===== design.v =====
module oppo (
    input [31:0] in,
    input        cin,
    output [31:0] in_abs
);
    assign in_abs = ({32{cin}} ^ in) + $unsigned(cin);
endmodule
module lzd_4 (
    input [3:0] in,
    output [1:0] out,
    output       zero
);
    assign zero = ~(|in); 
    assign out[0] = (in[2] | ~in[1]) & ~in[3];
    assign out[1] = ~(in[3] | in[2]);
endmodule
module lzd_16 (
    input [15:0] in,
    output [3:0] out,
    output       zero
);
    wire [3:0] z;
    wire [1:0] out_2 [3:0];
    lzd_4 lzd_4_0(in[15:12], out_2[0], z[0]);
    lzd_4 lzd_4_1(in[11: 8], out_2[1], z[1]);
    lzd_4 lzd_4_2(in[ 7: 4], out_2[2], z[2]);
    lzd_4 lzd_4_3(in[ 3: 0], out_2[3], z[3]);
    assign out[2] = z[0] & (~z[1] | z[2] & ~z[3]);
    assign out[3] = z[0] & z[1] & (~z[2] | ~z[3]);
    assign out[1:0] = {2{~out[3] & ~out[2]}} & out_2[0]
                    | {2{~out[3] &  out[2]}} & out_2[1]
                    | {2{ out[3] & ~out[2]}} & out_2[2]
                    | {2{ out[3] &  out[2]}} & out_2[3];
    assign zero = &z;
endmodule
module lzd_32 (
    input [31:0] in,
    output [4:0] out,
    output       zero
);
    wire [1:0] z;
    wire [3:0] out_3_0 [1:0];
    lzd_16 lzd_16_0(in[31:16], out_3_0[0], z[0]);
    lzd_16 lzd_16_1(in[15: 0], out_3_0[1], z[1]);
    assign out[4] = z[0];
    assign out[3:0] = {4{~z[0]}} & out_3_0[0] |
                      {4{ z[0]}} & out_3_0[1];
    assign zero = z[0] & z[1];
endmodule
module divider (
    input div_clk,
    input resetn,
    input div,
    input div_signed,
    input [31:0] x,
    input [31:0] y,
    output [31:0] s,
    output [31:0] r,
    output complete
);
    (*MAX_FANOUT = 50*) reg [64:0] rem;
    reg [31:0] quot;
    reg [31:0] quotM;
    reg [32:0] divisor;
    reg [ 5:0] cout;
    (*MAX_FANOUT = 50*) reg [ 4:0] current_state;
    reg [ 4:0] next_state;
    reg [31:0] x_abs_reg;
    reg [31:0] y_abs_reg;
    wire [31:0] s_abs;
    wire [31:0] r_abs;
    wire s_sign;
    wire r_sign;
    wire [31:0] x_abs;
    wire [31:0] y_abs;
    oppo oppo1(x, x[31] & div_signed, x_abs);
    oppo oppo2(y, y[31] & div_signed, y_abs);
    assign s_sign = x[31] ^ y[31];
    assign r_sign = x[31];
    always @(posedge div_clk) begin
        if (~resetn) begin
            x_abs_reg <= 0;
            y_abs_reg <= 0;
        end
        else if (current_state[0] & div)
            x_abs_reg <= x_abs;
            y_abs_reg <= y_abs;
    end
    wire [31:0] lzd_in;
    wire [ 4:0] lzd_out;
    wire [ 5:0] shft_amt;
    wire long_shft;
    wire short_shft;
    wire [ 5:0] lzd_shamt;
    wire [ 5:0] min_shamt;
    wire quot_one;
    wire [32:0] result;  
    wire zero;
    wire [64:0] shft_src;
    wire [64:0] shft_out;
    wire [32:0] add_A;
    wire [32:0] add_B;
    wire cin;
    wire [32:0] add_out;
    wire final_shift;
    reg  [5:0] first_shft;
    always @(posedge div_clk) begin
        if (~resetn)
            first_shft <= 6'b0;
        else if (current_state[1])
            first_shft <= shft_amt;
    end
    assign final_shift = cout <= lzd_shamt;
    assign shft_src = (current_state[1]) ? {33'b0, x_abs_reg}
                                         : rem;
    assign shft_out = shft_src << shft_amt;
    assign long_shft = ~(rem[64] ^ rem[63]);
    assign short_shft = rem[64] ^ rem[63];
    assign quot_one = shft_out[64] ^ shft_out[63];
    assign lzd_shamt = {zero, {5{~zero}} & lzd_out};
    assign min_shamt  = (~final_shift) ? lzd_shamt : cout;
    assign shft_amt = {6{short_shft}} & 6'b1
                    | {6{long_shft }} & min_shamt;
    assign lzd_in = (current_state[1]) ? y_abs_reg : rem[63:32] ^ {32{rem[64]}};
    assign add_A = shft_out[64:32];
    assign add_B = {33{~rem[64]}} ^ divisor;
    assign cin   = ~rem[64];
    assign add_out = add_A + add_B + $unsigned(cin);
    assign result = (quot_one) ? add_out
                               : shft_out[64:32];
    lzd_32 lzd(lzd_in, lzd_out, zero);
    always @(posedge div_clk) begin
        if (~resetn)
            divisor <= 33'b0;
        else if (current_state[1])
            divisor <= {1'b0, y_abs_reg << lzd_out};
    end
    always @(posedge div_clk) begin
        if (~resetn)
            rem <= 65'b0;
        else if (current_state[1])
            rem <= shft_out;
        else if (current_state[2])
            rem <= {result, rem[30:0], 1'b0};
    end
    wire [31:0] shft_quot = quot << shft_amt[4:0];
    wire [31:0] shft_quotM = ~(~quotM << shft_amt[4:0]);
    always @(posedge div_clk) begin
        if (~resetn | current_state[0]) begin
            quot  <= 32'b0;
            quotM <= 32'b0;
        end
        else if (current_state[2]) begin
            if (~shft_out[64] | shft_out[64] & shft_out[63]) 
                quot <= {shft_quot[31:1], ~shft_out[64] & shft_out[63]};
            else 
                quot <= {shft_quotM[31:1], 1'b1};
            if (~shft_out[64] & shft_out[63])
                quotM <= {shft_quot[31:1], 1'b0};
            else
                quotM <= {shft_quotM[31:1], ~(shft_out[64] & ~shft_out[63])};
        end
    end
    always @(posedge div_clk) begin
        if (~resetn | current_state[0])
            cout <= 6'b100000;
        else if (current_state[2])
            cout <= cout - shft_amt;
    end
    localparam IDLE = 5'b00001,
               INIT = 5'b00010,
               QUOT = 5'b00100,
               FIX  = 5'b01000,
               DONE = 5'b10000;
    always @(posedge div_clk) begin
        if (~resetn)
            current_state <= IDLE;
        else
            current_state <= next_state;
    end
    always @(*) begin
        case (current_state)
            IDLE: begin
                if (~resetn) 
                    next_state = IDLE;
                else if (div)
                    next_state = INIT;
                else
                    next_state = IDLE;
            end
            INIT: next_state = QUOT;
            QUOT: begin
                if (final_shift)
                    next_state = FIX;
                else 
                    next_state = QUOT;
            end
            FIX  :next_state = DONE;
            DONE: next_state = IDLE;
            default: next_state = IDLE;
        endcase
    end
    reg [31:0] s_abs_reg;
    reg [31:0] r_abs_reg;
    assign s_abs = (rem[64]) ? quotM : quot;
    assign r_abs = ((rem[64]) ? rem[63:32] + divisor[31:0] : rem[63:32]) >> first_shft;
    always @(posedge div_clk) begin
        if (~resetn) begin
            s_abs_reg <= 0;
            r_abs_reg <= 0;
        end
        else if (current_state[3])
            s_abs_reg <= s_abs;
            r_abs_reg <= r_abs;
    end
    oppo oppo3(s_abs_reg, s_sign & div_signed, s);
    oppo oppo4(r_abs_reg, r_sign & div_signed, r);
    assign complete = current_state[4];
endmodule

===== run.sh =====
#!/bin/bash
# the make line also repeats each setting of config.mk as NAME=value (left out here)
make -C /OpenROAD-flow-scripts/flow DESIGN_CONFIG=/design/flow/config.mk WORK_HOME=/design/flow/orfs CLKGATE_MAP_FILE= finish

===== config.mk =====
export PLATFORM = sky130hd
export DESIGN_NAME = divider
export DESIGN_NICKNAME = divider
export VERILOG_FILES = /design/flow/design.v
export SDC_FILE = /design/flow/constraint.sdc
export NUM_CORES = 4
export LEC_CHECK = 0
export ABC_AREA = 1
export CAP_MARGIN = 20
export CELL_PAD_IN_SITES_DETAIL_PLACEMENT = 0
export CORE_MARGIN = 2
export CORE_UTILIZATION = 28
export CTS_CLUSTER_DIAMETER = 264
export CTS_CLUSTER_SIZE = 11
export MAX_ROUTING_LAYER = met5
export MIN_ROUTING_LAYER = met1
export SLEW_MARGIN = 25
export TNS_END_PERCENT = 95

===== constraint.sdc =====
create_clock -name core_clock -period 11.8 [get_ports {div_clk}]
set_input_delay 2.3600 -clock core_clock [delete_from_list [all_inputs] [get_ports {div_clk}]]
set_output_delay 2.3600 -clock core_clock [all_outputs]
set_load 0.01 [all_outputs]

==> flow_results.org, run 1 <==
#+TITLE: Flow metrics

** Worst setup path
- Max fanout on the critical path was recorded as 66.
- STA classifies the critical path endpoint as a flop.
- Data arrival time of the worst path :: 11.09 ns
- Worst R2R Start :: rem[64]$_SDFFE_PN0P_
- Buffering stage count on the worst path with inverters included :: 6
- Launching instance or port of the critical path :: rem[64]$_SDFFE_PN0P_
- Element type at the critical path start :: flop
- Grouping stages by cell kind, the critical path spends the most delay in simple AND/OR/NAND/NOR gates.
- OpenSTA lists the critical path endpoint as rem[64]$_SDFFE_PN0P_.
- The report puts the cell count of the worst reg-to-reg path at 55.
- Crit path kind :: flop to flop
- Most Frequent Cell on Critical Path :: sky130_fd_sc_hd__nand2_1
- The worst register-to-register path ends at rem[64]$_SDFFE_PN0P_.
- Per the OpenROAD timing report, the critical path contains 55 cells.
- Required time of the worst setup path :: 12.34 ns
- Slowest Stage Delay on Critical Path :: 0.67 ns
- Slowest cell on the critical path :: sky130_fd_sc_hd__clkinv_2
- Reg-to-reg setup timing slack :: 1.25 ns

** Logic synthesis
- Main combinational cell family by area after synthesis :: simple AND/OR/NAND/NOR gates
- Before any placement, the netlist area is recorded as 0.0303 mm².
- The post-synth register bit count is 306.
- Net count after synthesis :: 5332
- Per the synthesis report, the adder-cell share of the synthesized area is 3.63%.
- The commonest cells after synthesis are 1447 x sky130_fd_sc_hd__nand2_1, 535 x sky130_fd_sc_hd__o21ai_0, 523 x sky130_fd_sc_hd__inv_1.
- The gate-level netlist out of Yosys references 70 unique cell types.
- Summing the sequential cell areas from Yosys gives 20.2% of the chip area.
- MUX share of area :: 1.19%
- The synthesized netlist devotes 8.36% of its cell area to XOR and XNOR gates.
- Yosys mapped a number of flops with a built-in enable equal to 0.
- In the Yosys report the total cell count is 5178.
- Yosys attributes the largest share of cell area to sky130_fd_sc_hd__dfxtp_1 20%, sky130_fd_sc_hd__nand2_1 18%, sky130_fd_sc_hd__o21ai_0 8.8%.
- Share of flip-flops with an asynchronous set or reset :: 0%
- After synthesis, the mean cell area works out to 5.84 µm².
- The synthesized netlist devotes 31.5% of its cell area to simple gates.
- Yosys reports a chip area of 0.0303 mm².
- Prevailing post-synth register cell :: sky130_fd_sc_hd__dfxtp_1
- Cell count after synthesis :: 5178
- Largest type area fraction :: 20.2%
- The synthesized design spends more area on one cell type than any other, namely sky130_fd_sc_hd__dfxtp_1.
- Aoi share :: 23.6%
- Most frequent cell after synthesis :: sky130_fd_sc_hd__nand2_1
- During synthesis, Yosys emitted a total of 3 warnings.

** Global routing
- The first global-routing pass estimated 184000 µm of wire.
- Overflow left after global routing :: 0
- Global-route usage over all layers :: 21.0%
- Initial antenna violation count :: 2
- Vias in the first global route :: 31101
- Entering global routing, the biggest net connects 84 pins.

** Timing
- Setup skew after layout :: 0.0403 ns
- Counting endpoints that fail hold in the final report gives 0.
- Setup violation total in the final timing report :: 0
- Setup repair after global routing left no endpoint under its margin.
- Tightest Pin Transition :: 1.06 ns
- The flow reports an fmax of 94.7 MHz.
- Slew Limit Fails :: 0
- Post-layout minimum cycle time :: 10.55 ns
- The worst-case max-slew headroom was logged as 29.3%.
- Setup slack closes at 1.25 ns.
- Tcrit/Tclk final :: 89.4%
- Final TNS setup :: 0 ns

** Min path
- The startpoint identified for the worst hold timing path is quot[22]$_SDFFE_PP0P_.
- Worst hold path cell count :: 2
- Hold Crit Endpoint :: quot[22]$_SDFFE_PP0P_
- STA reports the tightest min-delay check as being of type flop to flop.

** Clocking
- The number of setup buffers added after CTS is 0.
- Register clock-pin slew on the reported worst setup and hold paths :: 0.07 ns
- H-tree lvl count :: 1
- CTS sink cnt :: 306
- TritonCTS created 31 clock buffers.
- CTS placed an instance of sky130_fd_sc_hd__clkbuf_16 at the clock tree root.
- The longest clock path from root to sink contains 3 buffers.
- After clock tree synthesis, the repair step resized 0 gates.
- The report puts the hold buffer count at CTS at 0.
- At the later pin of the worst-skew pair, clock insertion delay measures 0.65 ns.
- TritonCTS built the clock tree.

** Placement
- Dpl cells :: 6444
- Routability-driven placement finished with a final weighted congestion of 0.965.
- Place WS :: 1.55 ns
- Port-buffer cells :: 132
- Post-DP HPWL :: 91800 µm

** Layout
- Once layout is complete, the utilization of the core stands at 30.9%.
- Across the whole layout, storage elements account for 0.00614 mm².
- Synthesis-to-finish area growth :: 9.63%
- Counting the fill cells in the layout gives 12245.
- Fin cells :: 6479
- Combinational gate area :: 0.0207 mm²
- Fin nets :: 5228

** Die
- Pin placement for this block handled 133 I/O pins.
- Floorplan die height :: 333 µm
- From left edge to right edge, the die measures 333 µm.
- According to the floorplan report, the placeable core area is 0.107 mm².
- Number of standard-cell rows in the floorplan :: 120
- According to the floorplan report, the total die area is 0.111 mm².
- The share of the core area taken by cells at floorplan is 28.2%.

** Detailed routing
- In the routed layout, each cell is associated on average with a via count of 5.18.
- Before antenna repair, the detailed router went through 6 iterations.
- The count of nets left with antenna violations once routing finished came out at 0.
- Routed WL per cell :: 18.5 µm
- DR DRC count :: 0
- Per the detail_route report, inserted antenna diodes total 0.
- Initial detailed-routing violation count :: 3124
- For this block, the via count after detailed routing is 33564.
- After detailed routing, the total wire length is 120000 µm.

** Run status
- Run status :: timing/DRC/antenna clean

** Job
- Per the run summary, max-cap violations total 0.
- Number of warning messages in the logs :: 27
==> per-stage QoR <==
stage	cell area, µm²	hold slack [ns]
2_1_floorplan	30300	0.445
3_3_place_gp	32400	0.452
3_5_place_dp	32400	0.455
4_1_cts	33200	0.466
5_1_grt	33200	0.485
6_report	33200	0.465
==> final cells by class <==
class                      count  share of cell area (%)
timing repair buffer         185                    5.17
tap                         1403                    5.29
clock inverter                 1                  0.0264
clock buffer                  34                    2.40
sequential                   306                    18.5
inverter                     543                    6.16
multi-input combinational   4007                    62.5
==> routing by layer <==
| layer | vias up | global-route usage (%) | part of all wire, % | routed length, µm |
|---|---|---|---|---|
| li1 | 16744 | - | - | - |
| met1 | 15415 | 28.1 | 45 | 53600 |
| met2 | 1204 | 34.9 | 45 | 54200 |
| met3 | 201 | 2.10 | 6.2 | 7410 |
| met4 | 0 | 7.41 | 4.0 | 4830 |
| met5 | - | 0 | 0 | 0 |
==> run 2, diff against run 1 <==
Settings changed: ABC_AREA 1 to unset, CELL_PAD_IN_SITES_DETAIL_PLACEMENT 0 to unset, CORE_UTILIZATION 28 to 13, CTS_CLUSTER_DIAMETER 264 to unset, CTS_CLUSTER_SIZE 11 to unset, MAX_ROUTING_LAYER met5 to unset, MIN_ROUTING_LAYER met1 to unset, SLEW_MARGIN 25 to 20, TNS_END_PERCENT 95 to unset.
Clock period 11.8 ns to 10.8 ns, I/O delays scaled along.
==> flow_results.org, run 2 <==
#+TITLE: Flow metrics

** Run status
- Run status :: timing/DRC/antenna clean

** Die
- Die area :: 0.252 mm² (+130%)
- Floorplan die height :: 502 µm (+51%)
- Number of standard-cell rows in the floorplan :: 182 (+52%)
- The die span in x is 502 µm (+51%).
- The pre-placement core utilization is 13.1% (-15 points).
- The top-level port count was 133 (unchanged).
- Core ar. :: 0.246 mm² (+130%)

** Logic synthesis
- The fraction of post-synthesis cell area in the top cell type by area was 19.0% (-1.2 points).
- The synthesis report names the predominant flop master as sky130_fd_sc_hd__dfxtp_1.
- Mapped Area :: 0.0322 mm² (+6.4%)
- The area fraction in xor and xnor cells was 7.29% (-1.1 points).
- Of all cell types, the one taking the most synthesized area is sky130_fd_sc_hd__dfxtp_1.
- The proportion of synthesized flip-flops having asynchronous set or reset was 0% (unchanged).
- Yosys warnings :: 3 (unchanged)
- Proportion of synthesized chip area in sequential cells :: 19.0% (-1.2 points)
- The number of cells in the yosys synthesis report was 4480 (-13%).
- Net count after synthesis :: 4634 (-13%)
- Cell count after synthesis :: 4480 (-13%)
- Most frequent cell after synthesis :: sky130_fd_sc_hd__nor2_1
- MUX share of area :: 18.3% (+17 points)
- The commonest cells after synthesis are 560 x sky130_fd_sc_hd__nor2_1, 503 x sky130_fd_sc_hd__nand2_1, 501 x sky130_fd_sc_hd__mux2i_1.
- The register bit count reported by yosys came to 306 (unchanged).
- The synthesized chip area reported by yosys was 0.0322 mm² (+6.4%).
- The number of synthesized flops with an enable pin came to 0 (unchanged).
- The tally of unique sky130hd cells used after synthesis came to 102 (+46%).
- The compound-gate portion of the synthesized area was 23.9% (+0.35 points).
- The simple-gate portion of the synthesized area came to 22.7% (-8.9 points).
- Syn Area/Cell :: 7.18 µm² (+23%)
- Sorting the synthesized cells by area gives the leading types as sky130_fd_sc_hd__dfxtp_1 19%, sky130_fd_sc_hd__mux2i_1 16%, sky130_fd_sc_hd__nor2_1 6.5%.
- Of the combinational cells, the family taking the most area is AND-OR/OR-AND gates.
- Synth Area in Adders :: 3.41% (-0.22 points)

** Worst setup path
- The critical path starts at rem[64]$_SDFFE_PN0P_.
- Element type at the critical path start :: flop
- The depth of the worst register-to-register path came to 38 (-31%).
- R2r endpoint :: rem[64]$_SDFFE_PN0P_
- Looking at the critical path, the single cell with the biggest stage delay is sky130_fd_sc_hd__or4_1.
- Crit path depth :: 38 (-31%)
- The arrival time at the worst endpoint was 10.85 ns (-0.24 ns).
- The top fanout value on the critical path was 46 (-30%).
- The setup path with the least slack is of type flop to flop.
- The register-to-register setup slack was 0.47 ns (-0.77 ns).
- Required time of the worst setup path :: 11.33 ns (-1.01 ns)
- Buffering stage count on the worst path with inverters included :: 3 (-3)
- Among cell families on the critical path, the largest total delay comes from AND-OR/OR-AND gates.
- Kind of end point of the critical path :: flop
- The largest stage delay on the critical path is 0.78 ns (+0.11 ns).
- OpenSTA lists the critical path endpoint as rem[64]$_SDFFE_PN0P_.
- Worst R2R Start :: rem[64]$_SDFFE_PN0P_

** Layout
- Filler Cells Inserted :: 28201 (+130%)
- The register area is 0.00614 mm² (about the same).
- Synthesis-to-finish area growth :: 19.7%
- Fin nets :: 4576 (-12%)
- The combinational cell area excluding buffers and inverters came to 0.0244 mm² (+18%).
- Design Area, Final :: 0.0385 mm² (+16%)

** Global routing
- The total congestion overflow after global routing was 0 (unchanged).
- The number of global-route vias before repair is 30653 (-1.4%).
- Initial antenna violation count :: 3 (+1)
- The global-route wire length before repair was 196000 µm (+6.1%).
- Global-route usage over all layers :: 9.89% (-11 points)
- The pin count of the biggest net entering global routing came to 94 (+12%).

** Clocking
- The clock slew seen by the registers of the worst setup and hold paths is 0.07 ns (about the same).
- H-tree lvl count :: 2 (+1)
- TritonCTS clock tree :: yes
- Max Buffers Root-to-Sink :: 3 (unchanged)
- The clock latency on the worst-skew pair was 0.59 ns (-0.06 ns).
- The number of buffers inserted by hold repair at cts was 0 (unchanged).
- The clock buffer count from CTS was 35 (+13%).
- Root Driver :: sky130_fd_sc_hd__clkbuf_16
- The number of clock sinks seen by CTS was 306 (unchanged).

** Placement
- Post-DP HPWL :: 99600 µm (+8.5%)
- Port-buffer cells :: 132 (unchanged)
- The weighted congestion at the end of routability-driven global placement was 0.999 (+3.5%).
- The total cell area at the placement stage is 0.0373 mm² (+15%).

** Job
- The number of max-cap violations was 0 (unchanged).
- Number of warning messages in the logs :: 27 (unchanged)

** Detailed routing
- The count of nets left with antenna violations after detail routing came to 0 (unchanged).
- Drt pass-1 iters :: 8 (+2)
- The overall routed net length is 131000 µm (+9.3%).
- Count of vias placed by the detailed router :: 34079 (+1.5%)
- The DRC violation count after routing was 0 (unchanged).
- The via density per instance was 4.39 (-15%).
- The average wire per standard cell came to 16.9 µm (-8.7%).
- The number of DRC markers in iteration 0 is 4072 (+30%).

** Timing
- The final sum of negative setup slack is 0 ns (unchanged).
- Post-layout minimum cycle time :: 10.33 ns (-0.227 ns)
- Max-slew headroom at the worst pin :: 24.1% (-5.2 points)
- The count of endpoints failing hold in the final timing report is 0 (unchanged).
- Tightest Pin Transition :: 1.14 ns (+0.0777 ns)
- The final critical-path share of the clock period came to 95.6% (+6.2 points).
- Setup skew after layout :: 0.0438 ns (+0.00353 ns)
- The final-report max-slew violation count came to 0 (unchanged).
- The maximum operating frequency came to 96.8 MHz (+2.2%).
- Setup violation total in the final timing report :: 0 (unchanged)
- Setup repair after global routing left no endpoint under its margin.

** Min path
- The worst hold path terminates at x_abs_reg[25]$_SDFFE_PN0P_.
- STA reports the tightest min-delay check as being of type flop to flop.
- The launch point of the worst min-delay path is recorded as x_abs_reg[25]$_SDFFE_PN0P_.
- Worst hold path cell count :: 2 (unchanged)
==> run 2: cell type report <==
type	count	area share, %
antenna	1	0.00650
clock buffer	43	2.40
clock inverter	20	0.676
inverter	88	0.900
multi-input combinational	3737	63.4
sequential	306	15.9
tap	3312	10.8
timing repair buffer	254	5.95
==> run 2: metal layers <==
metal / track usage, % / share of wire (%) / vias to the layer above
met2: 13.4 / 38 / 1825
met1: 14.8 / 47 / 15857
met4: 2.92 / 3.5 / 4
met5: 0 / 0.013 / -
met3: 2.65 / 12 / 288
li1: - / - / 16105
==> run 2: what timing repair did <==
item                                    4_1_cts  5_1_grt
hold endpoints to repair                      0        0
setup buffers                                 0        1
resized                                       0        3
endpoints found under the setup margin        0        3
==> run 2: through the flow <==
step	setup WS, ns	cells	util, %	hold WS (ns)
floorplan	0.115	4480	-	0.428
global placement	0.275	7696	15.1	0.442
detailed placement	0.359	7696	15.1	0.453
CTS	0.277	7759	15.6	0.462
global route	0.0251	7760	15.6	0.485
finish	0.473	7761	15.6	0.459
==> run 3, diff against run 2 <==
Settings changed: CELL_PAD_IN_SITES_GLOBAL_PLACEMENT set to 1, CORE_ASPECT_RATIO set to 0.81, CORE_UTILIZATION 13 to 27, CTS_CLUSTER_SIZE set to 58, GPL_ROUTABILITY_DRIVEN set to 1, MIN_ROUTING_LAYER set to met1, PLACE_DENSITY_LB_ADDON set to 0.14, TNS_END_PERCENT set to 25.
Clock period 10.8 ns to 14.5 ns, I/O delays scaled along.
==> flow_results.org, run 3 <==
#+TITLE: Flow metrics

** Run status
- Run status :: timing/DRC/antenna clean

** Layout
- Synthesis-to-finish area growth :: 12.9%
- Fin nets :: 4543 (-0.72%)
- Fin cells :: 5974 (-23%)

** Die
- Initial standard-cell utilization of the core :: 27.3% (+14 points)
- The top-level port count is 133 (unchanged).
- Number of standard-cell rows in the floorplan :: 113 (-38%)
- Floorplan die height :: 315 µm (-37%)
- The area of the core region came to 0.118 mm² (-52%).
- Die Wd :: 388 µm (-23%)
- The die footprint is 0.122 mm² (-52%).

** Job
- Number of max-capacitance violations reported :: 0 (unchanged)
- Number of warning messages in the logs :: 30 (+11%)

** Timing
- The slew at the pin with the worst max-slew slack is 1.27 ns (+0.134 ns).
- Tcrit/Tclk final :: 86.5% (-9.1 points)
- The number of endpoints failing setup at the final stage came to 0 (unchanged).
- Final hold slack :: 0.451 ns (-0.00741 ns)
- Count of final hold-check violations :: 0 (unchanged)
- The final worst clock skew is 0.0482 ns (+0.00446 ns).
- Setup repair after global routing left no endpoint under its margin.
- The final sum of negative setup slack is 0 ns (unchanged).
- The maximum operating frequency came to 79.7 MHz (-18%).
- Max-slew headroom at the worst pin :: 14.4% (-9.7 points)
- The final-report max-slew violation count is 0 (unchanged).
- The final period demand of the worst path is 12.54 ns (+2.21 ns).

** Worst setup path
- FF-to-FF path depth :: 41 (+7.9%)
- Crit path kind :: flop to flop
- Slowest Stage Delay on Critical Path :: 0.89 ns (+0.11 ns)
- Per STA, the worst path accumulates the most delay in the family AND-OR/OR-AND gates.
- Worst R2R Start :: current_state[1]$_SDFF_PN0_
- Biggest fanout along the worst timing path :: 84 (+83%)
- STA classifies the critical path startpoint as a flop.
- The register-to-register setup slack was 1.96 ns (+1.49 ns).
- STA classifies the critical path endpoint as a flop.
- Among the stages of the critical path, the cell type that occurs most often is sky130_fd_sc_hd__o21ai_0.
- Launching instance or port of the critical path :: current_state[1]$_SDFF_PN0_
- The required time at the worst-slack endpoint was 15.02 ns (+3.69 ns).
- Crit path depth :: 41 (+7.9%)
- Capture point of the critical path :: rem[64]$_SDFFE_PN0P_
- Among all stages on the critical path, the largest delay is contributed by sky130_fd_sc_hd__dfxtp_4.
- Buffering stage count on the worst path with inverters included :: 4 (+1)
- The endpoint identified for the worst register-to-register timing path is rem[64]$_SDFFE_PN0P_.
- The arrival time at the worst endpoint is 13.06 ns (+2.21 ns).

** Detailed routing
- The DRC violation count after routing came to 0 (unchanged).
- The iteration count of the initial detailed-routing pass came to 7 (-1).
- Count of vias placed by the detailed router :: 33859 (-0.65%)
- Total Wirelength :: 150000 µm (+14%)
- Routed WL per cell :: 25.1 µm (+48%)
- Average via count per standard cell :: 5.67 (+29%)
- The count of nets left with antenna violations after detail routing was 0 (unchanged).
- Initial detailed-routing violation count :: 3674 (-9.8%)

** Clocking
- Total CTS buffers :: 41 (+17%)
- Postcts setup bufs :: 0 (unchanged)
- CTS placed an instance of sky130_fd_sc_hd__clkbuf_16 at the clock tree root.
- Cell resize tally after clock tree synthesis :: 0 (unchanged)
- Max Buffers Root-to-Sink :: 3 (unchanged)
- Insertion delay at the late pin of the worst-skew pair :: 0.61 ns (+0.02 ns)
- The H-tree depth is 2 (unchanged).
- CTS sink cnt :: 306 (unchanged)
- TritonCTS clock tree :: yes
- The clock slew seen by the registers of the worst setup and hold paths is 0.06 ns (about the same).
- The number of buffers inserted by hold repair at cts came to 0 (unchanged).

** Logic synthesis
- Biggest area contributors in the synthesized netlist :: sky130_fd_sc_hd__dfxtp_1 19%, sky130_fd_sc_hd__mux2i_1 16%, sky130_fd_sc_hd__nor2_1 6.5%
- Cell total in the yosys stat output :: 4480 (unchanged)
- The simple-gate portion of the synthesized area came to 22.7% (unchanged).
- MUX share of area :: 18.3% (unchanged)
- The floorplan net count is 4634 (unchanged).
- The tally of unique sky130hd cells used after synthesis is 102 (unchanged).
- The proportion of synthesized flip-flops having asynchronous set or reset is 0% (unchanged).
- Number of enable flip-flop cells :: 0 (unchanged)
- Main combinational cell family by area after synthesis :: AND-OR/OR-AND gates
- Sorting the synthesis cell report by count puts at the top sky130_fd_sc_hd__nor2_1.
- The share of synthesized area occupied by flip-flops and latches is 19.0% (unchanged).
- Synth Area in Adders :: 3.41% (unchanged)
- Largest type area fraction :: 19.0% (unchanged)
- Number of flip-flops and latches in the synthesized netlist :: 306 (unchanged)
- The number of standard cells after synthesis is 4480 (unchanged).
- The synthesized area came to 0.0322 mm² (unchanged).
- Prevailing post-synth register cell :: sky130_fd_sc_hd__dfxtp_1
- Synth Area in XOR/XNOR :: 7.29% (unchanged)
- The biggest area contributor in the post-synthesis netlist is sky130_fd_sc_hd__dfxtp_1.
- The commonest cells after synthesis are 560 x sky130_fd_sc_hd__nor2_1, 503 x sky130_fd_sc_hd__nand2_1, 501 x sky130_fd_sc_hd__mux2i_1.
- Yosys stat area :: 0.0322 mm² (unchanged)
- The compound-gate portion of the synthesized area is 23.9% (unchanged).
- Yosys warnings :: 3 (unchanged)
- Syn Area/Cell :: 7.18 µm² (unchanged)

** Placement
- The weighted congestion at the end of routability-driven global placement is 0.918 (-8.2%).
- Port-buffer cells :: 132 (unchanged)
- Dpl cells :: 5897 (-23%)
- Post-DP HPWL :: 114000 µm (+14%)

** Min path
- Worst hold path cell count :: 2 (unchanged)
- Hold analysis lists the worst path endpoint as x_abs_reg[9]$_SDFFE_PN0P_.
- Hold path startpoint :: x_abs_reg[9]$_SDFFE_PN0P_
- The most critical min-delay path falls under flop to flop.

** Global routing
- Initial antenna violation count :: 8 (+5)
- Global-route wire length before repair :: 219000 µm (+12%)
- Overflow left after global routing :: 0 (unchanged)
- The pin count of the biggest net entering global routing is 102 (+8.5%).
- Global-route usage over all layers :: 23.7% (+14 points)
- The number of global-route vias before repair is 30716 (+0.21%).
run 3: metal layers:
metal	global-route usage, %	vias to the layer above	share of wire, %
li1	-	16017	-
met1	37.5	16523	52
met2	32.9	1184	39
met3	3.78	133	7.3
met4	4.32	2	1.7
met5	0	-	0.013
run 3: stage by stage:
stage | setup slack [ns] | utilization (%) | instance area (µm²)
6_report | 1.96 | 30.9 | 36300
5_1_grt | 1.13 | 30.8 | 36300
4_1_cts | 2.27 | 30.8 | 36300
3_5_place_dp | 2.33 | 29.6 | 34800
3_3_place_gp | 2.56 | 29.6 | 34800
2_1_floorplan | 3.67 | - | 32200
run 3: cell type report:
type / instances / area, µm²
fillers: 12877 / 81400
multi-input cells: 3737 / 24400
inverters: 88 / 347
clock buffers: 54 / 1150
diodes: 2 / 5.00
repair buffers: 215 / 1980
well taps: 1552 / 1940
clock inverters: 20 / 333
flip-flops and latches: 306 / 6140
==> run 4, diff against run 3 <==
Settings changed: CELL_PAD_IN_SITES_GLOBAL_PLACEMENT 1 to unset, CORE_ASPECT_RATIO 0.81 to unset, CORE_UTILIZATION 27 to 59, CTS_CLUSTER_SIZE 58 to unset, GPL_ROUTABILITY_DRIVEN 1 to unset, MIN_ROUTING_LAYER met1 to unset, PLACE_DENSITY_LB_ADDON 0.14 to unset, SETUP_SLACK_MARGIN set to 2.14, TNS_END_PERCENT 25 to unset.
Clock period 14.5 ns to 7.3 ns, I/O delays scaled along.
==> flow_results.org, run 4 <==
#+TITLE: Flow metrics

** Worst setup path
- Biggest fanout along the worst timing path :: 10 (-88%)
- Looking at the reg2reg group, the worst path starts from current_state[1]$_SDFF_PN0_.
- The critical path starts at current_state[1]$_SDFF_PN0_.
- The worst setup path is captured at a flop.
- Element type at the critical path start :: flop
- Grouping stages by cell kind, the critical path spends the most delay in AND-OR/OR-AND gates.
- R2r endpoint :: rem[64]$_SDFFE_PN0P_
- For reference, the critical path is captured by rem[64]$_SDFFE_PN0P_.
- Crit path depth :: 46 (+12%)
- Reg-to-reg setup timing slack :: -1.65 ns (-3.61 ns)
- The required time at the worst-slack endpoint is 7.76 ns (-7.26 ns).
- Most Frequent Cell on Critical Path :: sky130_fd_sc_hd__buf_4
- Buffering stage count on the worst path with inverters included :: 13 (+9)
- The depth of the worst register-to-register path was 46 (+12%).
- The arrival time at the worst endpoint is 9.40 ns (-3.66 ns).
- The largest stage delay on the critical path is 0.66 ns (-0.23 ns).
- Slowest cell on the critical path :: sky130_fd_sc_hd__or4_4
- The worst setup path is of the flop to flop kind.

** Job
- The number of max-cap violations is 0 (unchanged).
- The OpenROAD warning count came to 32 (+6.7%).

** Timing
- Count of final hold-check violations :: 0 (unchanged)
- Setup skew after layout :: 0.0296 ns (-0.0186 ns)
- The final period demand of the worst path is 8.95 ns (-3.59 ns).
- Unrepaired setup endpoints after global routing :: true
- The slew at the pin with the worst max-slew slack came to 1.13 ns (-0.144 ns).
- Maximum clock frequency :: 112 MHz (+40%)
- The worst slew margin relative to its limit was 24.3% (+9.8 points).
- The final-report max-slew violation count is 0 (unchanged).
- The post-layout worst setup margin was -1.65 ns (-3.61 ns).
- Tcrit/Tclk final :: 123% (+36 points)
- Final TNS setup :: -19.19 ns (-19.19 ns)
- Setup violation total in the final timing report :: 25 (+25)

** Logic synthesis
- Share of synthesized cell area in and, or, nand and nor gates :: 22.7% (unchanged)
- The tally of unique sky130hd cells used after synthesis was 102 (unchanged).
- Mapped Area :: 0.0322 mm² (unchanged)
- Per the synthesis report, the dominant area consumer among library cells is sky130_fd_sc_hd__dfxtp_1.
- Number of enable flip-flop cells :: 0 (unchanged)
- The compound-gate portion of the synthesized area came to 23.9% (unchanged).
- The floorplan net count is 4634 (unchanged).
- The mean instance size in the synthesized netlist was 7.18 µm² (unchanged).
- Prevailing post-synth register cell :: sky130_fd_sc_hd__dfxtp_1
- Post-synth top cells :: 560 x sky130_fd_sc_hd__nor2_1, 503 x sky130_fd_sc_hd__nand2_1, 501 x sky130_fd_sc_hd__mux2i_1
- The share of synthesized area occupied by flip-flops and latches was 19.0% (unchanged).
- Yosys attributes the largest share of cell area to sky130_fd_sc_hd__dfxtp_1 19%, sky130_fd_sc_hd__mux2i_1 16%, sky130_fd_sc_hd__nor2_1 6.5%.
- Number of flip-flops and latches in the synthesized netlist :: 306 (unchanged)
- Yosys stat area :: 0.0322 mm² (unchanged)
- The tally of yosys warning messages is 3 (unchanged).
- The area fraction in mux cells was 18.3% (unchanged).
- Synth Area in XOR/XNOR :: 7.29% (unchanged)
- The number of standard cells after synthesis is 4480 (unchanged).
- The fraction of post-synthesis cell area in the top cell type by area was 19.0% (unchanged).
- Cell total in the yosys stat output :: 4480 (unchanged)
- Among the non-sequential cells, AND-OR/OR-AND gates take the most area.
- Synth Area in Adders :: 3.41% (unchanged)
- Share of flip-flops with an asynchronous set or reset :: 0% (unchanged)
- Sorting the synthesis cell report by count puts at the top sky130_fd_sc_hd__nor2_1.

** Clocking
- Root Driver :: sky130_fd_sc_hd__clkbuf_16
- Total CTS buffers :: 37 (-9.8%)
- Register clock-pin slew on the reported worst setup and hold paths :: 0.06 ns (about the same)
- CTS sink cnt :: 306 (unchanged)
- The clock latency on the worst-skew pair came to 0.59 ns (-0.02 ns).
- The H-tree depth came to 2 (unchanged).
- TritonCTS clock tree :: yes
- The number of buffers inserted by hold repair at cts came to 0 (unchanged).
- Max Buffers Root-to-Sink :: 3 (unchanged)

** Run status
- A clean result was blocked by setup timing.
- The run finished, with violations left.

** Global routing
- The global-route wire length before repair was 202000 µm (-8.0%).
- The combined global-route utilization of all metal layers was 45.6% (+22 points).
- The total congestion overflow after global routing is 0 (unchanged).
- The pin count of the biggest net entering global routing was 76 (-25%).
- The number of antenna violations at the first check in global routing was 3 (-5).
- Vias in the first global route :: 34024 (+11%)

** Detailed routing
- The count of nets left with antenna violations after detail routing came to 0 (unchanged).
- The overall via count from detail_route was 38483 (+14%).
- The iteration count of the initial detailed-routing pass is 9 (+2).
- Initial detailed-routing violation count :: 5157 (+40%)
- DR DRC count :: 0 (unchanged)
- Average via count per standard cell :: 6.69 (+18%)
- The average wire per standard cell was 24.0 µm (-4.5%).
- The overall routed net length is 138000 µm (-8.0%).

** Layout
- Filler Cells Inserted :: 3946 (-69%)
- The final design utilization was 79.0% (+48 points).
- The number of nets at the end of the flow was 5187 (+14%).
- The final non-filler cell total is 5753 (-3.7%).
- Synthesis-to-finish area growth :: 32.4%

** Placement
- The setup slack after placement came to -1.53 ns (-3.86 ns).
- The weighted congestion at the end of routability-driven global placement was 1.08 (+18%).
- Port-buffer cells :: 132 (unchanged)
- Dpl cells :: 5580 (-5.4%)
- Post-DP HPWL :: 101000 µm (-11%)

** Die
- Number of standard-cell rows in the floorplan :: 85 (-25%)
- The top-level port count was 133 (unchanged).
- The die footprint is 0.0564 mm² (-54%).
- Core ar. :: 0.0539 mm² (-54%)
- Die Wd :: 238 µm (-39%)
- Floorplan die height :: 238 µm (-25%)
- The pre-placement core utilization came to 59.7% (+32 points).

** Min path
- Hold path startpoint :: x_abs_reg[12]$_SDFFE_PN0P_
- The worst hold path terminates at x_abs_reg[12]$_SDFFE_PN0P_.
- Class of the worst hold path :: flop to flop
- The number of cells on the worst hold path was 2 (unchanged).
[run 4: layout make-up]
class / count / area, µm² / share of cell area [%]
antenna: 1 / 2.50 / 0.00587
clock buffer: 48 / 1010 / 2.37
clock inverter: 14 / 159 / 0.373
inverter: 88 / 389 / 0.913
multi-input combinational: 3737 / 26500 / 62.2
sequential: 306 / 6150 / 14.4
tap: 696 / 871 / 2.04
timing repair buffer: 861 / 7490 / 17.6
timing repair inverter: 2 / 27.5 / 0.0646
[run 4: metrics by stage]
stage / hold WS [ns] / cell area, µm²
after floorplan: 0.428 / 33700
after global placement: 0.442 / 38600
after detailed placement: 0.451 / 38600
after CTS: 0.458 / 40900
after global routing: 0.481 / 42600
final: 0.459 / 42600
[run 4: metal layers]
metal	track usage, %	routed length, µm
met5	0	73
met4	22.2	8570
met3	12.8	18700
met2	67.4	57000
met1	60.8	53600
[run 4: what timing repair did]
item / CTS / global route
resized: 162 / 251
pin swaps: 99 / 136
buffers inserted: 53 / 47
gates cloned: 4 / 6
endpoints found under the setup margin: 237 / 219
==> run 5, diff against run 4 <==
Settings changed: CORE_ASPECT_RATIO set to 0.55, CORE_UTILIZATION 59 to 65, CTS_CLUSTER_SIZE set to 52, HOLD_SLACK_MARGIN set to 0.29, PLACE_DENSITY_LB_ADDON set to 0.04, SETUP_SLACK_MARGIN 2.14 to 1.3, SLEW_MARGIN 20 to 5.
Clock period 7.3 ns to 5.47 ns, I/O delays scaled along.
==> flow_results.org, run 5 <==
#+TITLE: Physical design notes

** Run status
- Run status :: aborted with a tool error
- The flow halted during 5_1_grt.
- Tool error :: [ERROR GRT-0232] Routing congestion too high. Check the congestion heatmap in the GUI.

** Logic synthesis
- The number of synthesized flops with an enable pin was 0 (unchanged).
- The cell type that accounts for the most area after synthesis is sky130_fd_sc_hd__dfxtp_1.
- Net count after synthesis :: 4634 (unchanged)
- Share of flip-flops with an asynchronous set or reset :: 0% (unchanged)
- Post-synth top cells :: 560 x sky130_fd_sc_hd__nor2_1, 503 x sky130_fd_sc_hd__nand2_1, 501 x sky130_fd_sc_hd__mux2i_1
- Main combinational cell family by area after synthesis :: AND-OR/OR-AND gates
- The area fraction in mux cells came to 18.3% (unchanged).
- The simple-gate portion of the synthesized area came to 22.7% (unchanged).
- The compound-gate portion of the synthesized area is 23.9% (unchanged).
- The tally of unique sky130hd cells used after synthesis is 102 (unchanged).
- sky130_fd_sc_hd__nor2_1 is the most common cell in the netlist.
- Prevailing post-synth register cell :: sky130_fd_sc_hd__dfxtp_1
- The share of synthesized area occupied by flip-flops and latches is 19.0% (unchanged).
- Yosys warnings :: 3 (unchanged)
- The number of cells in the yosys synthesis report was 4480 (unchanged).
- The synthesized area is 0.0322 mm² (unchanged).
- The register bit count reported by yosys is 306 (unchanged).
- The number of standard cells after synthesis was 4480 (unchanged).
- The post-synthesis adder-cell area fraction was 3.41% (unchanged).
- Biggest area contributors in the synthesized netlist :: sky130_fd_sc_hd__dfxtp_1 19%, sky130_fd_sc_hd__mux2i_1 16%, sky130_fd_sc_hd__nor2_1 6.5%
- The fraction of post-synthesis cell area in the top cell type by area was 19.0% (unchanged).
- Yosys stat area :: 0.0322 mm² (unchanged)
- The area fraction in xor and xnor cells was 7.29% (unchanged).
- Syn Area/Cell :: 7.18 µm² (unchanged)

** Die
- Number of standard-cell rows in the floorplan :: 60 (-29%)
- The vertical extent of the die is 169 µm (-29%).
- The die span in x was 304 µm (+28%).
- Number of primary I/O pins :: 133 (unchanged)
- The area of the core region was 0.0489 mm² (-9.4%).
- The pre-placement core utilization was 65.9% (+6.2 points).
- The die footprint is 0.0514 mm² (-8.9%).

** Placement
- Place WS :: -3.58 ns (-2.05 ns)
- The count of port buffers added during placement came to 132 (unchanged).
- Post-DP HPWL :: 118000 µm (+17%)
- Dpl cells :: 5740 (+2.9%)
- The weighted congestion at the end of routability-driven global placement was 1.30 (+20%).

** Clocking
- The number of clock sinks seen by CTS is 306 (unchanged).
- Max Buffers Root-to-Sink :: 3 (unchanged)
- H-tree lvl count :: 1 (-1)
- The clock buffer count from CTS was 31 (-16%).
- Root Driver :: sky130_fd_sc_hd__clkbuf_16

** Global routing
- Overflow left after global routing :: 8
- Global-route usage over all layers :: 74.9%
-- run 5: stage by stage --
stage                     util [%]  instance area (µm²)
after global placement        82.6                40400
after floorplan                  -                34100
after CTS                     87.7                42900
after detailed placement      82.6                40400
-- run 5: routing by layer --
layer	GRT usage, %	GRT overflow
met2	87.3	0
met1	81.7	0
met5	49.7	0
met3	61.9	7
met4	57.6	1
-- run 5: repair_timing --
action | 4_1_cts
gates resized | 207
hold buffers | 0
gates cloned | 8
pin swaps | 72
setup buffers | 73
hold endpoints to repair | 0
endpoints found under the setup margin | 257
==> run 6, diff against run 5 <==
Settings changed: CORE_UTILIZATION 65 to 72, CTS_CLUSTER_DIAMETER set to 188, CTS_CLUSTER_SIZE 52 to 26, HOLD_SLACK_MARGIN 0.29 to -0.09, MAX_ROUTING_LAYER set to met4, PLACE_DENSITY_LB_ADDON 0.04 to 0.2, SETUP_SLACK_MARGIN 1.3 to 2.6, SLEW_MARGIN 5 to 35, TNS_END_PERCENT set to 5.
Clock period 5.47 ns to 8.72 ns, I/O delays scaled along.
==> flow_results.org, run 6 <==
#+TITLE: Physical design notes

** Logic synthesis
- Among all flip-flop cells after synthesis, the most frequent one is sky130_fd_sc_hd__dfxtp_1.
- Library cell with the largest summed area after synthesis :: sky130_fd_sc_hd__dfxtp_1
- Share of synthesized cell area in and, or, nand and nor gates :: 22.7% (unchanged)
- Syn Area/Cell :: 7.18 µm² (unchanged)
- The synthesized chip area reported by yosys came to 0.0322 mm² (unchanged).
- By area, the combinational part of the netlist is dominated by AND-OR/OR-AND gates.
- Yosys warnings :: 3 (unchanged)
- The post-synthesis adder-cell area fraction came to 3.41% (unchanged).
- Most frequent cell after synthesis :: sky130_fd_sc_hd__nor2_1
- Net count after synthesis :: 4634 (unchanged)
- Number of distinct library cells after synthesis :: 102 (unchanged)
- The area fraction in xor and xnor cells came to 7.29% (unchanged).
- The fraction of post-synthesis cell area in the top cell type by area is 19.0% (unchanged).
- Number of enable flip-flop cells :: 0 (unchanged)
- Number of flip-flops and latches in the synthesized netlist :: 306 (unchanged)
- The proportion of synthesized flip-flops having asynchronous set or reset is 0% (unchanged).
- Proportion of synthesized chip area in sequential cells :: 19.0% (unchanged)
- Biggest area contributors in the synthesized netlist :: sky130_fd_sc_hd__dfxtp_1 19%, sky130_fd_sc_hd__mux2i_1 16%, sky130_fd_sc_hd__nor2_1 6.5%
- Aoi share :: 23.9% (unchanged)
- Mapped Area :: 0.0322 mm² (unchanged)
- The number of cells in the yosys synthesis report came to 4480 (unchanged).
- The number of standard cells after synthesis is 4480 (unchanged).
- By count the netlist is led by 560 x sky130_fd_sc_hd__nor2_1, 503 x sky130_fd_sc_hd__nand2_1, 501 x sky130_fd_sc_hd__mux2i_1.
- MUX share of area :: 18.3% (unchanged)

** Run status
- Stage at which the flow ended :: 5_1_grt
- Run status :: aborted with a tool error

** Placement
- The count of port buffers added during placement is 132 (unchanged).
- The setup slack after placement was -0.209 ns (+3.37 ns).
- Post-DP HPWL :: 105000 µm (-11%)
- The weighted congestion at the end of routability-driven global placement is 1.36 (+5.0%).

** Clocking
- In this run the clock root is driven by a sky130_fd_sc_hd__clkbuf_16.
- The number of buffers between clock root and the deepest sink was 3 (unchanged).
- Hold buffers post-CTS :: 0 (unchanged)
- The H-tree depth is 1 (unchanged).
- CTS sink cnt :: 306 (unchanged)
- The clock buffer count from CTS came to 15 (-52%).

** Die
- Initial standard-cell utilization of the core :: 72.9% (+7.0 points)
- The die footprint came to 0.0465 mm² (-9.5%).
- Number of primary I/O pins :: 133 (unchanged)
- The total number of placement rows came to 57 (-5.0%).
- Core ar. :: 0.0441 mm² (-9.7%)
- The die span in x was 289 µm (-4.9%).
- Floorplan die height :: 161 µm (-4.9%)
-- run 6: metrics by stage --
stage	hold slack, ns	setup TNS (ns)	area, µm²	utilization [%]	std cells
4_1_cts	0.474	0	37300	84.4	5289
3_5_place_dp	0.460	-0.463	36200	82.1	5241
2_1_floorplan	0.428	0	32800	-	4480
3_3_place_gp	0.442	0	36200	82.0	5241
-- run 6: what timing repair did --
item | 4_1_cts
hold endpoints to repair | 0
gates cloned | 3
setup buffers | 26
pin swaps | 36
setup endpoints to repair | 158
resized | 85
==> run 7, diff against run 6 <==
Settings changed: CORE_ASPECT_RATIO 0.55 to unset, CORE_UTILIZATION 72 to 51, CTS_CLUSTER_DIAMETER 188 to unset, CTS_CLUSTER_SIZE 26 to unset, HOLD_SLACK_MARGIN -0.09 to unset, MAX_ROUTING_LAYER met4 to unset, PLACE_DENSITY_LB_ADDON 0.2 to unset, SETUP_SLACK_MARGIN 2.6 to unset, SLEW_MARGIN 35 to 20.
Clock period 8.72 ns to 9.24 ns, I/O delays scaled along.
==> flow_results.org, run 7 <==
#+TITLE: Flow metrics

** Clocking
- The number of buffers between clock root and the deepest sink came to 3 (unchanged).
- The number of buffers inserted by hold repair at cts was 0 (unchanged).
- Register clock-pin slew on the reported worst setup and hold paths :: 0.07 ns
- TritonCTS clock tree :: yes
- The clock reaches the later pin of the worst-skew pair after 0.58 ns.
- The H-tree depth came to 2 (+1).
- The number of clock sinks seen by CTS is 306 (unchanged).
- In this run the clock root is driven by a sky130_fd_sc_hd__clkbuf_16.
- The clock buffer count from CTS was 39 (+24).

** Logic synthesis
- The tally of unique sky130hd cells used after synthesis came to 102 (unchanged).
- Largest type area fraction :: 19.0% (unchanged)
- The floorplan net count is 4634 (unchanged).
- The share of synthesized area occupied by flip-flops and latches was 19.0% (unchanged).
- Synth Area in XOR/XNOR :: 7.29% (unchanged)
- Share of synthesized cell area in and, or, nand and nor gates :: 22.7% (unchanged)
- Number of enable flip-flop cells :: 0 (unchanged)
- Cell total in the yosys stat output :: 4480 (unchanged)
- Prevailing post-synth register cell :: sky130_fd_sc_hd__dfxtp_1
- Biggest area contributors in the synthesized netlist :: sky130_fd_sc_hd__dfxtp_1 19%, sky130_fd_sc_hd__mux2i_1 16%, sky130_fd_sc_hd__nor2_1 6.5%
- Synth Area in Adders :: 3.41% (unchanged)
- Yosys warnings :: 3 (unchanged)
- By count the netlist is led by 560 x sky130_fd_sc_hd__nor2_1, 503 x sky130_fd_sc_hd__nand2_1, 501 x sky130_fd_sc_hd__mux2i_1.
- The synthesized area was 0.0322 mm² (unchanged).
- Yosys stat area :: 0.0322 mm² (unchanged)
- Share of flip-flops with an asynchronous set or reset :: 0% (unchanged)
- Number of flip-flops and latches in the synthesized netlist :: 306 (unchanged)
- Among the non-sequential cells, AND-OR/OR-AND gates take the most area.
- Looking at area per cell type in the netlist, the leader is sky130_fd_sc_hd__dfxtp_1.
- The compound-gate portion of the synthesized area was 23.9% (unchanged).
- The area fraction in mux cells came to 18.3% (unchanged).
- The most common cell in the synthesized netlist is sky130_fd_sc_hd__nor2_1.
- Cell count after synthesis :: 4480 (unchanged)
- Syn Area/Cell :: 7.18 µm² (unchanged)

** Placement
- Place WS :: 0.0512 ns (+0.260 ns)
- Final weighted congestion of routability-driven global placement :: 1.08 (-21%)
- The HPWL after detailed placement is 102000 µm (-2.9%).
- The total cell area at the placement stage came to 0.0357 mm² (-1.4%).
- Port-buffer cells :: 132 (unchanged)

** Global routing
- The number of antenna violations at the first check in global routing was 2.
- The first global-routing pass estimated 199000 µm of wire.
- Overflow left after global routing :: 0
- Entering global routing, the biggest net connects 105 pins.
- Vias in the first global route :: 32339
- Global-route usage over all layers :: 39.7%

** Worst setup path
- Most Frequent Cell on Critical Path :: sky130_fd_sc_hd__nor3_2
- Per the STA report, the cell with the highest stage delay on the worst path is sky130_fd_sc_hd__or4_4.
- Capture point of the critical path :: rem[64]$_SDFFE_PN0P_
- Crit path depth :: 40
- FF-to-FF path depth :: 40
- Slowest Stage Delay on Critical Path :: 0.56 ns
- STA lists the startpoint of the worst register-to-register path as current_state[1]$_SDFF_PN0_.
- The most critical setup path has its startpoint at current_state[1]$_SDFF_PN0_.
- R2r endpoint :: rem[64]$_SDFFE_PN0P_
- Buffering stage count on the worst path with inverters included :: 4
- Reg-to-reg setup timing slack :: 0.45 ns
- Critical path's top delay family :: AND-OR/OR-AND gates
- For the worst setup path, the data arrival time is 9.29 ns.
- The worst setup path is captured at a flop.
- Required time of the worst setup path :: 9.74 ns
- Element type at the critical path start :: flop
- The critical path is of the flop to flop type.
- Biggest fanout along the worst timing path :: 10

** Timing
- The final timing report derives a shortest allowable period of 8.79 ns.
- Final TNS setup :: 0 ns
- Max-slew headroom at the worst pin :: 17.5%
- Count of final hold-check violations :: 0
- The last timing report of the flow puts the setup violation total at 0.
- Maximum clock frequency :: 114 MHz
- Tightest Pin Transition :: 1.22 ns
- Per the final report, max-transition violations number 0.
- Tcrit/Tclk final :: 95.1%
- Setup skew after layout :: 0.0261 ns
- Worst path setup slack after routing :: 0.448 ns

** Detailed routing
- DRT antenna net count :: 0
- Dividing the detail-routed via count by the number of cells gives 6.39.
- The DRC violation total left in the routed layout is recorded as 0.
- After the first detailed-routing iteration, the DRC count stood at 4112.
- Count of vias placed by the detailed router :: 35089
- Routed WL per cell :: 24.3 µm
- In the log, the iteration count for the first detailed-route pass is 9.
- Total Wirelength :: 133000 µm

** Min path
- The launch point of the worst min-delay path is recorded as x_abs_reg[29]$_SDFFE_PN0P_.
- Worst hold path cell count :: 2
- According to the hold report, the worst path is of the flop to flop type.
- Hold Crit Endpoint :: x_abs_reg[29]$_SDFFE_PN0P_

** Layout
- In the final design database the tool counted 4767 nets.
- Per the layout report, the design carries 6151 filler cells.
- The final report gives the standard cell area, fillers excluded, as 0.0374 mm².
- Synthesis-to-finish area growth :: 16.2%

** Die
- The vertical extent of the die came to 255 µm (+59%).
- The area of the core region was 0.0627 mm² (+42%).
- The total number of placement rows is 92 (+61%).
- The die span in x is 255 µm (-12%).
- Number of primary I/O pins :: 133 (unchanged)
- Die area :: 0.0651 mm² (+40%)
- Initial standard-cell utilization of the core :: 51.3% (-22 points)

** Job
- Number of max-capacitance violations reported :: 0
- Number of warning messages in the logs :: 30

** Run status
- The run finished with no timing, DRC or antenna violations.
-- run 7: final cells by class --
| type | count | area (µm²) | area share (%) |
|---|---|---|---|
| inverter | 88 | 354 | 0.947 |
| tap | 846 | 1060 | 2.83 |
| sequential | 306 | 6140 | 16.4 |
| multi-input combinational | 3737 | 24600 | 65.9 |
| timing repair buffer | 441 | 3820 | 10.2 |
| antenna | 1 | 2.50 | 0.00669 |
| clock inverter | 17 | 230 | 0.616 |
| clock buffer | 52 | 1160 | 3.10 |
-- run 7: through the flow --
step / std cells / hold WS [ns] / util, %
after floorplan: 4480 / 0.428 / -
after global placement: 5412 / 0.443 / 56.9
after detailed placement: 5412 / 0.450 / 56.9
after CTS: 5481 / 0.457 / 59.2
after global routing: 5487 / 0.481 / 59.6
final: 5488 / 0.456 / 59.6
-- run 7: what timing repair did --
action | in CTS | in global routing
setup endpoints to repair | 2 | 20
gates resized | 3 | 54
buffers inserted | 0 | 6
pin swaps | 0 | 16
-- run 7: per-layer routing --
metal,part of all wire (%),wire [µm],up-vias,global-route usage [%]
li1,-,-,16473,-
met1,40,53900,16582,50.0
met2,44,58500,1608,62.8
met3,7.9,10600,422,6.14
met4,7.6,10200,4,26.5
met5,0.026,34,-,0
==> run 8, diff against run 7 <==
Settings changed: CORE_UTILIZATION 51 to 58, TNS_END_PERCENT 5 to unset.
Clock period 9.24 ns to 5.47 ns, I/O delays scaled along.
==> flow_results.org, run 8 <==
#+TITLE: Flow metrics

** Clocking
- Max Buffers Root-to-Sink :: 3 (unchanged)
- Register clock-pin slew on the reported worst setup and hold paths :: 0.06 ns (about the same)
- The clock latency on the worst-skew pair was 0.59 ns (about the same).
- Root Driver :: sky130_fd_sc_hd__clkbuf_16
- Total CTS buffers :: 37 (-5.1%)
- H-tree lvl count :: 2 (unchanged)
- The number of clock sinks seen by CTS was 306 (unchanged).
- TritonCTS built the clock tree.

** Detailed routing
- Average via count per standard cell :: 6.54 (+2.3%)
- Routed WL per cell :: 23.6 µm (-2.7%)
- DRT antenna net count :: 0 (unchanged)
- The number of DRC markers in iteration 0 was 4920 (+20%).
- The overall via count from detail_route came to 39436 (+12%).
- Total Wirelength :: 142000 µm (+6.9%)
- Drt pass-1 iters :: 9 (unchanged)
- DR DRC count :: 0 (unchanged)
- Inserted Diodes :: 0 (-1)

** Logic synthesis
- Library cell with the largest summed area after synthesis :: sky130_fd_sc_hd__dfxtp_1
- Synth Area in XOR/XNOR :: 7.29% (unchanged)
- Share of synthesized cell area in and, or, nand and nor gates :: 22.7% (unchanged)
- Proportion of synthesized chip area in sequential cells :: 19.0% (unchanged)
- Aoi share :: 23.9% (unchanged)
- Synth Area in Adders :: 3.41% (unchanged)
- The number of synthesized flops with an enable pin came to 0 (unchanged).
- Mapped Area :: 0.0322 mm² (unchanged)
- Share of flip-flops with an asynchronous set or reset :: 0% (unchanged)
- The mean instance size in the synthesized netlist is 7.18 µm² (unchanged).
- The floorplan net count came to 4634 (unchanged).
- The register bit count reported by yosys came to 306 (unchanged).
- By area the synthesized netlist is led by sky130_fd_sc_hd__dfxtp_1 19%, sky130_fd_sc_hd__mux2i_1 16%, sky130_fd_sc_hd__nor2_1 6.5%.
- The number of standard cells after synthesis was 4480 (unchanged).
- Ranked by instance count, the synthesized netlist is headed by 560 x sky130_fd_sc_hd__nor2_1, 503 x sky130_fd_sc_hd__nand2_1, 501 x sky130_fd_sc_hd__mux2i_1.
- MUX share of area :: 18.3% (unchanged)
- Cell total in the yosys stat output :: 4480 (unchanged)
- The synthesized chip area reported by yosys came to 0.0322 mm² (unchanged).
- Yosys instantiated no cell more often than sky130_fd_sc_hd__nor2_1.
- In the synthesized netlist, the dominant kind of combinational cell is AND-OR/OR-AND gates.
- The synthesis report names the predominant flop master as sky130_fd_sc_hd__dfxtp_1.
- The fraction of post-synthesis cell area in the top cell type by area came to 19.0% (unchanged).
- The tally of yosys warning messages was 3 (unchanged).
- The tally of unique sky130hd cells used after synthesis was 102 (unchanged).

** Worst setup path
- On the critical path the largest part of the delay comes from AND-OR/OR-AND gates.
- Element type at the critical path start :: flop
- The depth of the worst register-to-register path was 46 (+15%).
- The slowest stage of the critical path is the sky130_fd_sc_hd__or4_4 cell.
- In the setup report, the worst path falls into the class flop to flop.
- The most numerous cell type found on the critical path is sky130_fd_sc_hd__buf_6.
- Required time of the worst setup path :: 5.98 ns (-3.76 ns)
- Data arrival time of the worst path :: 9.50 ns (+0.21 ns)
- STA classifies the critical path endpoint as a flop.
- Biggest fanout along the worst timing path :: 7 (-3)
- The register-to-register setup slack came to -3.51 ns (-3.96 ns).
- The largest stage delay on the critical path is 0.57 ns (about the same).
- The sum of buffers and inverters on the critical path came to 7 (+3).
- Crit path depth :: 46 (+15%)
- R2r endpoint :: rem[64]$_SDFFE_PN0P_
- Launching instance or port of the critical path :: rem[64]$_SDFFE_PN0P_
- The most critical setup path has its endpoint at rem[64]$_SDFFE_PN0P_.
- The launch point of the worst register-to-register path is recorded as rem[64]$_SDFFE_PN0P_.

** Timing
- Setup violation total in the final timing report :: 129 (+129)
- The maximum operating frequency was 111 MHz (-2.1%).
- Count of final hold-check violations :: 0 (unchanged)
- Post-layout minimum cycle time :: 8.98 ns (+0.192 ns)
- The final worst clock skew was 0.0246 ns (-0.00154 ns).
- Final hold slack :: 0.455 ns (-0.00111 ns)
- Tcrit/Tclk final :: 164% (+69 points)
- Slew Limit Fails :: 0 (unchanged)
- Unrepaired setup endpoints after global routing :: true
- The post-layout worst setup margin came to -3.51 ns (-3.96 ns).
- The worst slew margin relative to its limit was 28.9% (+11 points).
- Tightest Pin Transition :: 1.07 ns (-0.159 ns)

** Placement
- The setup slack after placement is -3.38 ns (-3.43 ns).
- The weighted congestion at the end of routability-driven global placement was 1.06 (-1.2%).
- Instance area at placement :: 0.0399 mm² (+12%)
- Port-buffer cells :: 132 (unchanged)
- The number of cells in the design after placement came to 5819 (+7.5%).
- The HPWL after detailed placement is 103000 µm (+0.37%).

** Layout
- Design Area, Final :: 0.0441 mm² (+18%)
- The number of nets at the end of the flow came to 5407 (+13%).
- Fin cells :: 6027 (+9.8%)
- Synthesis-to-finish area growth :: 37.1%

** Global routing
- The global-route wire length before repair came to 207000 µm (+4.3%).
- Vias in the first global route :: 36124 (+12%)
- Initial antenna violation count :: 4 (+2)
- The combined global-route utilization of all metal layers is 46.3% (+6.6 points).
- The total congestion overflow after global routing is 0 (unchanged).
- The pin count of the biggest net entering global routing came to 77 (-27%).

** Min path
- Class of the worst hold path :: flop to flop
- The number of cells on the worst hold path was 2 (unchanged).
- Hold path startpoint :: x_abs_reg[10]$_SDFFE_PN0P_
- The endpoint of the worst hold path is reported as x_abs_reg[10]$_SDFFE_PN0P_.

** Die
- Core ar. :: 0.0550 mm² (-12%)
- The die footprint was 0.0574 mm² (-12%).
- Number of standard-cell rows in the floorplan :: 86 (-6.5%)
- The vertical extent of the die is 240 µm (-6.1%).
- The top-level port count came to 133 (unchanged).
- Initial standard-cell utilization of the core :: 58.5% (+7.2 points)
- Die Wd :: 240 µm (-6.1%)

** Job
- Number of max-capacitance violations reported :: 0 (unchanged)
- The OpenROAD warning count is 32 (+6.7%).

** Run status
- The violated checks flagged are setup timing.
- Run status :: failed layout checks
[run 8: stage by stage]
step / setup TNS (ns) / utilization (%)
detailed placement: -180.73 / 72.6
global route: -205.44 / 80.3
finish: -189.25 / 80.3
global placement: -166.63 / 72.6
floorplan: -108.61 / -
CTS: -142.32 / 77.9
[run 8: per-layer routing]
layer,track usage [%],routed length [µm],up-vias
met3,10.5,15500,719
met5,0,59,-
met1,55.7,52500,18404
met4,39.0,13800,6
met2,70.1,60400,2541
li1,-,-,17766
[run 8: cell type report]
cell class	instances	area (µm²)
fillers	3897	10900
multi-input cells	3738	26200
flip-flops and latches	306	6140
clock inverters	16	171
well taps	748	936
inverters	88	387
clock buffers	49	1040
repair inverters	1	11.3
repair buffers	1081	9220
[run 8: what timing repair did]
item	4_1_cts	5_1_grt
endpoints found under the setup margin	145	163
gates resized	251	211
hold buffers	0	0
gates cloned	4	5
buffers inserted	96	47
pin swaps	79	106
